// cpu_8bit
module cpu_8bit (
    input wire clk,
    input wire reset,
    input wire [7:0] data_in,
    output wire [7:0] data_out,
    output wire [7:0] address,
    output wire mem_write
);
    wire [7:0] instruction;
    wire [3:0] opcode;
    wire [3:0] operand;
    wire [7:0] alu_result;
    wire zero_flag;
    wire carry_flag;
    wire pc_inc;
    wire pc_load;
    wire ir_load;
    wire acc_load;
    wire mar_load;
    wire mdr_load;
    wire addr_sel;
    control_unit ctrl (
        .clk(clk),
        .reset(reset),
        .opcode(opcode),
        .zero_flag(zero_flag),
        .carry_flag(carry_flag),
        .pc_inc(pc_inc),
        .pc_load(pc_load),
        .ir_load(ir_load),
        .acc_load(acc_load),
        .mar_load(mar_load),
        .mdr_load(mdr_load),
        .addr_sel(addr_sel),
        .mem_write(mem_write)
    );
    datapath dp (
        .clk(clk),
        .reset(reset),
        .data_in(data_in),
        .pc_inc(pc_inc),
        .pc_load(pc_load),
        .ir_load(ir_load),
        .acc_load(acc_load),
        .mar_load(mar_load),
        .mdr_load(mdr_load),
        .addr_sel(addr_sel),
        .instruction(instruction),
        .opcode(opcode),
        .operand(operand),
  ...
==> flow/config.mk <==
export PLATFORM = sky130hd
export DESIGN_NAME = cpu_8bit
export DESIGN_NICKNAME = cpu_8bit
export VERILOG_FILES = /design/flow/design.v
export SDC_FILE = /design/flow/constraint.sdc
export NUM_CORES = 4
export LEC_CHECK = 0
export ABC_AREA = 1
export CAP_MARGIN = 0
export CORE_MARGIN = 2
export CORE_UTILIZATION = 71
export CTS_CLUSTER_DIAMETER = 251
export CTS_CLUSTER_SIZE = 32
export SETUP_SLACK_MARGIN = -0.17
export SLEW_MARGIN = 20
==> flow/constraint.sdc <==
create_clock -name core_clock -period 2.02 [get_ports {clk}]
set_input_delay 0.4040 -clock core_clock [delete_from_list [all_inputs] [get_ports {clk}]]
set_output_delay 0.4040 -clock core_clock [all_outputs]
set_load 0.01 [all_outputs]
run.sh (not shown) runs the stock make flow with config.mk's settings and CLKGATE_MAP_FILE=.
The baseline never finished: it broke off in 5_1_grt (DPL-0038).
Edit:
--- a/flow/config.mk
+++ b/flow/config.mk
@@ -8,2 +8 @@
-export ABC_AREA = 1
-export CAP_MARGIN = 0
+export CAP_MARGIN = 20
@@ -11,4 +10 @@
-export CORE_UTILIZATION = 71
-export CTS_CLUSTER_DIAMETER = 251
-export CTS_CLUSTER_SIZE = 32
-export SETUP_SLACK_MARGIN = -0.17
+export CORE_UTILIZATION = 29
==> flow/constraint.sdc (replaced) <==
create_clock -name core_clock -period 3.24 [get_ports {clk}]
set_input_delay 0.6480 -clock core_clock [delete_from_list [all_inputs] [get_ports {clk}]]
set_output_delay 0.6480 -clock core_clock [all_outputs]
set_load 0.01 [all_outputs]
With this change the flow completed with no timing, DRC or antenna violations.
Area after synthesis increases by 3.1%.
Synthesized cell count falls by about 25%.
Die size rose by 140%.

---

The RTL this note starts from:
==> flow/design.v <==
module control_unit (
    input wire clk,
    input wire reset,
    input wire [3:0] opcode,
    input wire zero_flag,
    input wire carry_flag,
    output reg pc_inc,
    output reg pc_load,
    output reg ir_load,
    output reg acc_load,
    output reg mar_load,
    output reg mdr_load,
    output reg addr_sel,
    output reg mem_write
);
    localparam [2:0] 
        FETCH     = 3'b000,
        DECODE    = 3'b001,
        EXECUTE   = 3'b010,
        MEM_READ  = 3'b011,
        MEM_WRITE = 3'b100;
    reg [2:0] current_state, next_state;
    always @(posedge clk or posedge reset) begin
        if (reset)
            current_state <= FETCH;
        else
            current_state <= next_state;
    end
    always @(*) begin
        next_state = current_state;  
        case (current_state)
            FETCH: next_state = DECODE;
            DECODE: next_state = EXECUTE;
            EXECUTE: begin
                case (opcode)
                    4'b0001, 4'b0010, 4'b0011: next_state = MEM_READ;  
                    4'b0100: next_state = MEM_READ;   
                    4'b0101: next_state = MEM_WRITE;  
                    4'b1001: next_state = FETCH;      
                    4'b1010: next_state = FETCH;      
                    4'b1011: next_state = FETCH;      
                    default: next_state = FETCH;
                endcase
            end
            MEM_READ: next_state = FETCH;
            MEM_WRITE: next_state = FETCH;
            default: next_state = FETCH;
        endcase
    end
always @(*) begin
    pc_inc = 1'b0;
    pc_load = 1'b0;
    ir_load = 1'b0;
    acc_load = 1'b0;
    mar_load = 1'b0;
    mdr_load = 1'b0;
    addr_sel = 1'b0;
    mem_write = 1'b0;
    case (current_state)
        FETCH: begin
            pc_inc = 1'b1;
            ir_load = 1'b1;
        end
        DECODE: begin
            mar_load = 1'b1;
        end
        EXECUTE: begin
            case (opcode)
                4'b0101: begin   
                    mdr_load = 1'b1;
                end
                4'b0110: begin   
                    acc_load = 1'b1;
                end
                4'b0111: begin   
                    acc_load = 1'b1;
                end
                4'b1000: begin   
                    acc_load = 1'b1;
                end
                4'b1001: begin   
                    pc_load = 1'b1;
                end
                4'b1010: begin   
                    pc_load = zero_flag;
                end
                4'b1011: begin   
                    pc_load = carry_flag;
                end
                default: begin   
                end
            endcase
        end
        MEM_READ: begin   
            addr_sel = 1'b1;
            acc_load = 1'b1;
        end
        MEM_WRITE: begin
            addr_sel = 1'b1;
            mem_write = 1'b1;
        end
    endcase
end
endmodule
module datapath (
    input wire clk,
    input wire reset,
    input wire [7:0] data_in,
    input wire pc_inc,
    input wire pc_load,
    input wire ir_load,
    input wire acc_load,
    input wire mar_load,
    input wire mdr_load,
    input wire addr_sel,
    output reg [7:0] instruction,
    output reg [3:0] opcode,
    output reg [3:0] operand,
    output reg [7:0] alu_result,
    output reg zero_flag,
    output reg carry_flag,
    output reg [7:0] data_out,
    output reg [7:0] address
);
    reg [7:0] pc;         
    reg [7:0] acc;        
    reg [7:0] mar;        
    reg [7:0] mdr;        
    reg       carry;      
    reg [8:0] alu_temp;   
    always @(posedge clk or posedge reset) begin
        if (reset)
            instruction <= 8'b0;
        else if (ir_load)
            instruction <= data_in;
    end
    always @(*) begin
        opcode = instruction[7:4];
        operand = instruction[3:0];
    end
    always @(posedge clk or posedge reset) begin
        if (reset)
            pc <= 8'b0;
        else if (pc_load)
            pc <= {4'b0, operand};   
        else if (pc_inc)
            pc <= pc + 1;            
    end
    always @(posedge clk or posedge reset) begin
        if (reset) begin
            acc <= 8'b0;
            carry <= 1'b0;
        end else if (acc_load) begin
            acc <= alu_result;
            carry <= alu_temp[8];
        end
    end
    always @(posedge clk or posedge reset) begin
        if (reset)
            mar <= 8'b0;
        else if (mar_load)
            mar <= {4'b0, operand};  
    end
    always @(posedge clk or posedge reset) begin
        if (reset)
            mdr <= 8'b0;
        else if (mdr_load)
            mdr <= acc;  
    end
    always @(*) begin
        alu_temp = 9'b0;
        case (opcode)
            4'b0001: alu_temp = {1'b0, acc} + {1'b0, data_in};  
            4'b0010: alu_temp = {1'b0, acc} - {1'b0, data_in};  
            4'b0011: alu_temp = acc & data_in;                  
            4'b0100: alu_temp = data_in;                        
            4'b0110: alu_temp = ~{1'b0, acc};                   
            4'b0111: alu_temp = {acc, 1'b0};                    
            4'b1000: alu_temp = {1'b0, acc[7:1]};               
            default: alu_temp = {1'b0, acc};
        endcase
        alu_result = alu_temp[7:0];
        carry_flag = carry;
        zero_flag = (acc == 8'b0);
    end
    always @(*) begin
        data_out = mdr;
        address = (addr_sel) ? mar : pc;
    end
endmodule
module cpu_8bit (
    input wire clk,
    input wire reset,
    input wire [7:0] data_in,
    output wire [7:0] data_out,
    output wire [7:0] address,
    output wire mem_write
);
    wire [7:0] instruction;
    wire [3:0] opcode;
    wire [3:0] operand;
    wire [7:0] alu_result;
    wire zero_flag;
    wire carry_flag;
    wire pc_inc;
    wire pc_load;
    wire ir_load;
    wire acc_load;
    wire mar_load;
    wire mdr_load;
    wire addr_sel;
    control_unit ctrl (
        .clk(clk),
        .reset(reset),
        .opcode(opcode),
        .zero_flag(zero_flag),
        .carry_flag(carry_flag),
        .pc_inc(pc_inc),
        .pc_load(pc_load),
        .ir_load(ir_load),
        .acc_load(acc_load),
        .mar_load(mar_load),
        .mdr_load(mdr_load),
        .addr_sel(addr_sel),
        .mem_write(mem_write)
    );
    datapath dp (
        .clk(clk),
        .reset(reset),
        .data_in(data_in),
        .pc_inc(pc_inc),
        .pc_load(pc_load),
        .ir_load(ir_load),
        .acc_load(acc_load),
        .mar_load(mar_load),
        .mdr_load(mdr_load),
        .addr_sel(addr_sel),
        .instruction(instruction),
        .opcode(opcode),
        .operand(operand),
        .alu_result(alu_result),
        .zero_flag(zero_flag),
        .carry_flag(carry_flag),
        .data_out(data_out),
        .address(address)
    );
endmodule
clock: 2.14 ns
lec_check: 0
abc_area: 1
cap_margin: 20
core_margin: 2
core_utilization: 72
place_density: 0.65
setup_slack_margin: -0.18
slew_margin: 20
The baseline did not get past global routing (5_1_grt) (DPL-0038).
==> next run, changes <==
Settings changed: CAP_MARGIN 20 to 0, SETUP_SLACK_MARGIN -0.18 to unset.
Clock period 2.14 ns to 2.71 ns, I/O delays scaled along.
What happened: With this change the flow ran to the end with violations: setup timing. Area after synthesis does not change. Die size is unchanged. Synthesized cell count is unchanged.

---

== job 101 ==
// cpu_8bit: RTL as listed in full above, without the edits since
Settings: LEC_CHECK=0, CAP_MARGIN=20, CORE_MARGIN=2, CORE_UTILIZATION=72, GPL_ROUTABILITY_DRIVEN=0, PLACE_DENSITY_LB_ADDON=0.0, SLEW_MARGIN=20; clock period 3.33 ns.
Job 101 was carried through to the last stage, and its layout satisfied the timing, DRC and antenna checks.
Modified inputs, job 102 compared to job 101
- clearing PLACE_DENSITY_LB_ADDON, which used to be 0.0
- swapping 72 for 40 in CORE_UTILIZATION
- clearing GPL_ROUTABILITY_DRIVEN, which used to be 0
- swapping 3.33 for 2.02 in the clock period (ns, I/O delays scaled along)
In job 102 the implementation completed, yet the final layout does not meet the checks, the culprit being setup timing. For job 101, the cell with the largest stage delay on the worst path was clkdlybuf4s50_1, unlike job 102, where it was dfrtp_2. Changes observed in job 102 relative to job 101: total number of cells along the worst setup path now smaller; count of library flops with an enable pin comparable; final worst slack now smaller. On fraction of power spent switching nets: between job 102 and job 101, it ends up higher for job 101.
What job 103 does differently from job 102 at the input level:
- CORE_UTILIZATION now 65, was 40
- SETUP_SLACK_MARGIN now 0.68, previously not set
- the clock period (ns, I/O delays scaled along) now 2.7, was 2.02
## What came out
- Job 103 closes out successfully: all stages finished, all timing, DRC and antenna checks passed.
- Compared with job 102, job 103 shows a lower final cell area excluding filler cells.
- Overall power after layout down 25% in job 103 wrt job 102
- Delta (job 103 minus job 102): post-layout worst setup margin rose by 0.52 ns; global-route wire length before repair about even; number of placement rows dropped 20%; vertical extent of the die saw a decrease.
- Compared to job 102, job 103 has tap cell instance count 44 lower.
- Taking job 102 over job 103, the detailed router's first-iteration violation count ratio works out to 0.76.

---

== lagoon ==
Starts from the design.v that is shown in full above.
clock: 2.7 ns
lec_check: 0
cap_margin: 20
core_margin: 2
core_utilization: 72
cts_cluster_diameter: 35
setup_slack_margin: 0.42
slew_margin: 20
lagoon did not finish; a tool error ended it in 4_1_cts.
> inputs changed (lagoon -> pepper)
- SETUP_SLACK_MARGIN: 0.42 -> unset
- CTS_CLUSTER_DIAMETER: 35 -> unset
- CORE_UTILIZATION: 72 -> 40
- the clock period (ns, I/O delays scaled along): 2.7 -> 4.0
Notes after the runs:
pepper finished every stage and its layout cleared the timing, DRC and antenna checks. lagoon → pepper: setup slack at placement has increased, instance area after placement has decreased, die outline width has increased, post-detailed-placement half-perimeter wirelength has decreased, starting density of the core has decreased. Delta (pepper minus lagoon): number of synthesized flops with an enable pin held steady; cell count after synthesis saw little to no change; vertical die dimension shows an increase of 22 um. Die size: pepper > lagoon. lagoon -> pepper: number of rows in the core area increased by more than a quarter. Measured against pepper, the routability-driven placement congestion ratio of lagoon comes out at 1.12 times the reference value.
diff inputs: pepper => sierra
- CORE_UTILIZATION now 31, was 40
- CORE_ASPECT_RATIO now 0.5, previously not set
- CTS_CLUSTER_SIZE now 100, previously not set
- CTS_CLUSTER_DIAMETER now 216, previously not set
- TNS_END_PERCENT now 15, previously not set
==> comparison <==
Cell count: sierra higher than pepper
sierra vs pepper, post-layout net count went down by 0.58%.
Most used routing layer = met1: pepper; most used routing layer = met2: sierra
Share of cell area taken by flip-flops and latches for sierra is lower than for pepper.
pepper → sierra: worst path required time grew by 960 ps; clock-pin slew reported for the worst setup and hold paths after clock tree synthesis went down 20 ps; number of antenna-violating nets in the routed design neither gained nor lost much; clock network fraction of total power increased 3.4 points.
Combinational cell fraction of total power was higher in pepper than in sierra.
Between pepper and sierra, logic depth of the worst path, buffers included increased.
On final area, sierra does worse than pepper.
Inputs modified between sierra and zinc:
- changing CORE_UTILIZATION from 31 to 55
- removing CORE_ASPECT_RATIO (formerly 0.5)
- setting SETUP_SLACK_MARGIN to -0.4 for the first time
The clock edge transition at the registers on the reported setup and hold paths of sierra and that of zinc are within noise of each other.
zinc ended up with sky130_fd_sc_hd__a21oi_1 as its slowest cell on the critical path; sierra ended up with sky130_fd_sc_hd__clkdlybuf4s50_1.
Against sierra, zinc reports a net switching power that is lower.
zinc ends up with a share of cell area taken by multi-input logic gates that is 1.9 points higher than in sierra.
Start point of the critical path: ctrl.current_state[0]$_DFF_PP0_ -> zinc, data_in[3] -> sierra
The higher global-route usage of zinc and sierra is in zinc.

---

JK:
RTL: the design.v shown in full above, as it stands there.
clock: 2.62 ns
lec_check: 0
abc_area: 1
cap_margin: 20
core_aspect_ratio: 1.35
core_margin: 2
core_utilization: 72
cts_cluster_diameter: 172
cts_cluster_size: 99
slew_margin: 20
Completing all stages was not enough for JK: its layout failed the final checks because of negative setup slack.
diff inputs: JK => MS
- clearing CTS_CLUSTER_DIAMETER, which used to be 172
- clearing CORE_ASPECT_RATIO, which used to be 1.35
- swapping 72 for 28 in CORE_UTILIZATION
- clearing CTS_CLUSTER_SIZE, which used to be 99
- clearing ABC_AREA, which used to be 1
- swapping 2.62 for 5.85 in the clock period (ns, I/O delays scaled along)
==> comparison <==
- MS reached the final stage; the timing, DRC and antenna checks on its layout passed.
- Arrival time of the worst setup path: MS > JK
- MS vs. JK: layout overhead on the synthesized area moved down, count of clock-buffer cells in the layout moved up, final design utilization moved down.
- When MS is measured against JK, its total power consumption of the routed design turns out about 60% lower.
- More vias were needed by JK than by MS.
- JK has higher synthesized cell count than MS.
[inputs] AL vs MS
- putting MAX_ROUTING_LAYER at met4 where nothing was set
- swapping 28 for 72 in CORE_UTILIZATION
- putting PLACE_DENSITY at 0.65 where nothing was set
- swapping 5.85 for 3.33 in the clock period (ns, I/O delays scaled along)
[summary]
Taking MS as the reference, in AL clock power increased 72%; flip-flop count essentially unchanged.
MS → AL: cell area after layout went down, overall routing resource usage saw an increase, logic gate share of total power now sits higher.
Any difference in net count entering floorplan between MS and AL is small enough to ignore.
What TR does differently from AL at the input level:
- a change of CORE_UTILIZATION from 72 to 40
- a deleted PLACE_DENSITY that had been 0.65
- a deleted MAX_ROUTING_LAYER that had been met4
- a change of the clock period (ns, I/O delays scaled along) from 3.33 to 3.24
### Flow results
TR has completed all stages; timing, DRC and antenna checks passed.
Per the comparison of TR with AL, number of detailed-routing iterations run before antenna repair lost 3, overall chip area picked up an extra 75%, post-detailed-placement cell area picked up an extra 2.1%, worst-skew pair later-pin latency neither gained nor lost much.
Changes observed in TR relative to AL: transition time of the tightest slew-check pin shrank by 58 ps, final standard cell area without fillers has increased.
Comparing AL against TR, there is no change at all in post-synthesis net count.
Status: share of final layout cell area taken by non-clock buffers parity (AL, TR)
Taking AL as the reference, in TR sequential share of cell area decreased by 0.25 points relative to the old numbers, maximum number of pins on one net before global-route repair increased by 14 relative to the old numbers.
The inputs of PW differ from those of TR as listed below.
- PLACE_DENSITY newly set to 0.65
- CORE_UTILIZATION changed from 40 to 72
- the clock period (ns, I/O delays scaled along) changed from 3.24 to 3.33
Findings:
- PW went all the way through synthesis, placement and routing and the layout is clean on timing, DRC and antenna.
- Detailed-route wire length on metal 1 ends up higher on TR.
- Relative to TR, total power consumption of the routed design increased by 62 uW in PW.
- Going from TR to PW, largest fanout on the critical path fell by 5; area overhead of the layout relative to synthesis -1.4 points; area of the mapped netlist stayed essentially flat; first-pass GRT wire length picked up an extra 0.50%.
- Between TR and PW, the flow reports non-clock buffer count decreasing by a few percent.
- Diff PW..TR | share of final layout cell area taken by non-clock buffers | negligible
- Summary: worst ir drop on vdd, PW worse than TR
- PW ended up with a higher part of the cycle the worst path needs than TR did.
Power and IR drop assume default switching activity.
